build 44:
Design Sine_wave, start of the top module:
module Sine_wave
    #(
        parameter DATA_WIDTH    = 12,
        parameter ANGLE_WIDTH   = 16
    )(
    input                       clk,
    input                       reset,
    input                       ce,
    input  [DATA_WIDTH:0]       ampl,  
    input  [ANGLE_WIDTH-1:0]    step,  
    output [DATA_WIDTH:0]    sin_wave,
    output [DATA_WIDTH:0]    cos_wave   
);
Settings: LEC_CHECK=0, CAP_MARGIN=20, CELL_PAD_IN_SITES_DETAIL_PLACEMENT=1, CORE_MARGIN=2, CORE_UTILIZATION=40, CTS_CLUSTER_SIZE=41, GPL_ROUTABILITY_DRIVEN=0, MAX_ROUTING_LAYER=met4, MIN_ROUTING_LAYER=met2, PLACE_DENSITY_LB_ADDON=0.16, SETUP_SLACK_MARGIN=1.16, SLEW_MARGIN=35; clock period 6.36 ns.
run.sh (not shown) runs the stock make flow with config.mk's settings and CLKGATE_MAP_FILE=.
Both conditions hold for build 44: the flow ran to the end and the final layout passed the timing, design-rule and antenna checks.
What build 91 does differently from build 44 at the input level:
# build 44
export LEC_CHECK = 0
export CAP_MARGIN = 20
export CELL_PAD_IN_SITES_DETAIL_PLACEMENT = 1
export CORE_MARGIN = 2
export CORE_UTILIZATION = 40
export CTS_CLUSTER_SIZE = 41
export GPL_ROUTABILITY_DRIVEN = 0
export MAX_ROUTING_LAYER = met4
export MIN_ROUTING_LAYER = met2
export PLACE_DENSITY_LB_ADDON = 0.16
export SETUP_SLACK_MARGIN = 1.16
export SLEW_MARGIN = 35
create_clock -name core_clock -period 6.36 [get_ports {clk}]
# build 91
export LEC_CHECK = 0
export CAP_MARGIN = 20
export CORE_MARGIN = 2
export CORE_UTILIZATION = 72
export CTS_CLUSTER_SIZE = 48
export SETUP_SLACK_MARGIN = 0.32
export SLEW_MARGIN = 20
create_clock -name core_clock -period 2.42 [get_ports {clk}]
Findings:
- Among build 44 and build 91, the run that stopped before the end is build 91, and it is the only one.
- Status(build 91) = ERROR, stage = 4_1_cts
- For the starting utilization of the core area, build 91 came in 33 points higher than build 44 did.
- Build 44 -> build 91: area after synthesis delta 0, exact match
- Looking at minimum setup slack after placement, build 91 sits 2.98 ns lower than build 44 does.
- Die: build 91 smaller than build 44
- Reported for build 44 and build 91, chip area in the Yosys report turned out identical to the last digit.
[inputs] build 72 vs build 91
# build 91
export LEC_CHECK = 0
export CAP_MARGIN = 20
export CORE_MARGIN = 2
export CORE_UTILIZATION = 72
export CTS_CLUSTER_SIZE = 48
export SETUP_SLACK_MARGIN = 0.32
export SLEW_MARGIN = 20
create_clock -name core_clock -period 2.42 [get_ports {clk}]
# build 72
export LEC_CHECK = 0
export CAP_MARGIN = 20
export CORE_MARGIN = 2
export CORE_UTILIZATION = 72
export CTS_CLUSTER_DIAMETER = 53
export SETUP_SLACK_MARGIN = -0.07
export SLEW_MARGIN = 20
create_clock -name core_clock -period 3.39 [get_ports {clk}]
Notes after the runs:
The final report for build 72 shows a completed flow and a layout that fails verification, specifically negative setup slack.
Going from build 91 to build 72, post-synthesis sequential element count ~0 delta, minimum setup slack after placement +0.55 ns, yosys-reported design area after synthesis ~0 delta, multiplexer share of the synthesized area ~0 delta, number of instances in the placed design -1219.
The height of the chip was comparable across build 72 and build 91.
Comparing build 91 against build 72, there is no change at all in die area.
Re fraction of registers with async set/reset: no difference whatsoever between build 72 and build 91.
Final weighted congestion in routability-driven placement, build 72 and build 91: larger value in build 91
From build 91 to build 72 the numbers moved as follows: detailed-placement wirelength estimate fell about 40%; net count after synthesis level.
What build 32 does differently from build 72 at the input level:
# build 72
export LEC_CHECK = 0
export CAP_MARGIN = 20
export CORE_MARGIN = 2
export CORE_UTILIZATION = 72
export CTS_CLUSTER_DIAMETER = 53
export SETUP_SLACK_MARGIN = -0.07
export SLEW_MARGIN = 20
create_clock -name core_clock -period 3.39 [get_ports {clk}]
# build 32
export LEC_CHECK = 0
export CAP_MARGIN = 20
export CORE_MARGIN = 2
export CORE_UTILIZATION = 40
export HOLD_SLACK_MARGIN = 0.3
export SETUP_SLACK_MARGIN = 0.09
export SLEW_MARGIN = 20
create_clock -name core_clock -period 5.0 [get_ports {clk}]
Notes after the runs:
Build 32: done, clean on timing, DRC and antenna
Build 72 → build 32: final area lost 6.6%, number of pins with negative max-slew slack in the final report essentially unchanged.
Max area growth from synthesis to layout across build 72 and build 32: build 72
The placer congestion estimate reported for build 32 is smaller than that of build 72 by about 5%.
Compared to build 72, build 32 shows a wider setup margin.

== quartz ==
Sine_wave again, from the RTL that the note above started with.
make LEC_CHECK=0 ABC_AREA=1 CAP_MARGIN=20 CELL_PAD_IN_SITES_DETAIL_PLACEMENT=2 CORE_ASPECT_RATIO=1.93 CORE_MARGIN=2 CORE_UTILIZATION=40 CTS_CLUSTER_SIZE=41 GPL_ROUTABILITY_DRIVEN=0 GPL_TIMING_DRIVEN=0 MAX_ROUTING_LAYER=met5 MIN_ROUTING_LAYER=met2 PLACE_DENSITY_LB_ADDON=0.16 SETUP_SLACK_MARGIN=1.16 SLEW_MARGIN=35 TNS_END_PERCENT=10 finish   # period 6.36 ns
quartz: it failed with a tool error in global routing, so there are no final results.
> inputs changed (quartz -> nickel)
Settings: CORE_UTILIZATION: 40 -> 70; GPL_TIMING_DRIVEN: 0 -> unset; PLACE_DENSITY_LB_ADDON: 0.16 -> unset; MAX_ROUTING_LAYER: met5 -> unset; CELL_PAD_IN_SITES_DETAIL_PLACEMENT: 2 -> 0; CORE_ASPECT_RATIO: 1.93 -> unset; ABC_AREA: 1 -> unset; TNS_END_PERCENT: 10 -> unset; SLEW_MARGIN: 35 -> 20; SETUP_SLACK_MARGIN: 1.16 -> unset; MIN_ROUTING_LAYER: met2 -> unset; GPL_ROUTABILITY_DRIVEN: 0 -> unset; the clock period (ns, I/O delays scaled along): 6.36 -> 4.0.
==> comparison <==
In summary, nickel completed successfully, with a layout that passed the timing, design-rule and antenna checks.
Relative to quartz, area after synthesis has decreased by 1900 sq um in nickel.
Relative to quartz, placed wire-length estimate after detailed placement has decreased by 63% in nickel.
What quartz reported for area of the core region has to be multiplied by 0.55 to get the figure for nickel.
nickel ended with less area fraction in compound gates after synthesis than quartz.
[diff] minimum setup slack after placement, nickel relative to quartz: regression
Compared with quartz, nickel shows tally of unique sky130hd cells used after synthesis that has gone up by more than half.
nickel vs quartz, yosys stat chip area went down by about 4%.
nickel ends up with a horizontal die dimension that is 3.0% higher than in quartz.
quartz has a lower fraction of the core area occupied by cells at floorplan than nickel.
Mux contribution to synthesized area: nickel vs quartz up 1.1 points
nickel: synthesized cell count lower than quartz
Here is what was changed in the inputs of fjord compared with nickel.
Settings: CORE_UTILIZATION changed from 70 to 40; CELL_PAD_IN_SITES_DETAIL_PLACEMENT removed (was 0); CTS_CLUSTER_SIZE removed (was 41); the clock period (ns, I/O delays scaled along) changed from 4.0 to 3.1.
Register-to-register slack in fjord vs nickel: down 0.55 ns
Relative to nickel, the post-cts gate resize count of fjord is higher by 335.
Every stage of fjord finished as expected; the final checks, on the other hand, flagged negative setup slack, which means the layout fails.
Diff nickel -> fjord: arrival time reported for the critical path endpoint now sits lower; setup violation total in the final timing report now sits higher; area after detailed placement now sits higher; number of non-filler instances in the completed layout now sits higher; design area now sits higher.
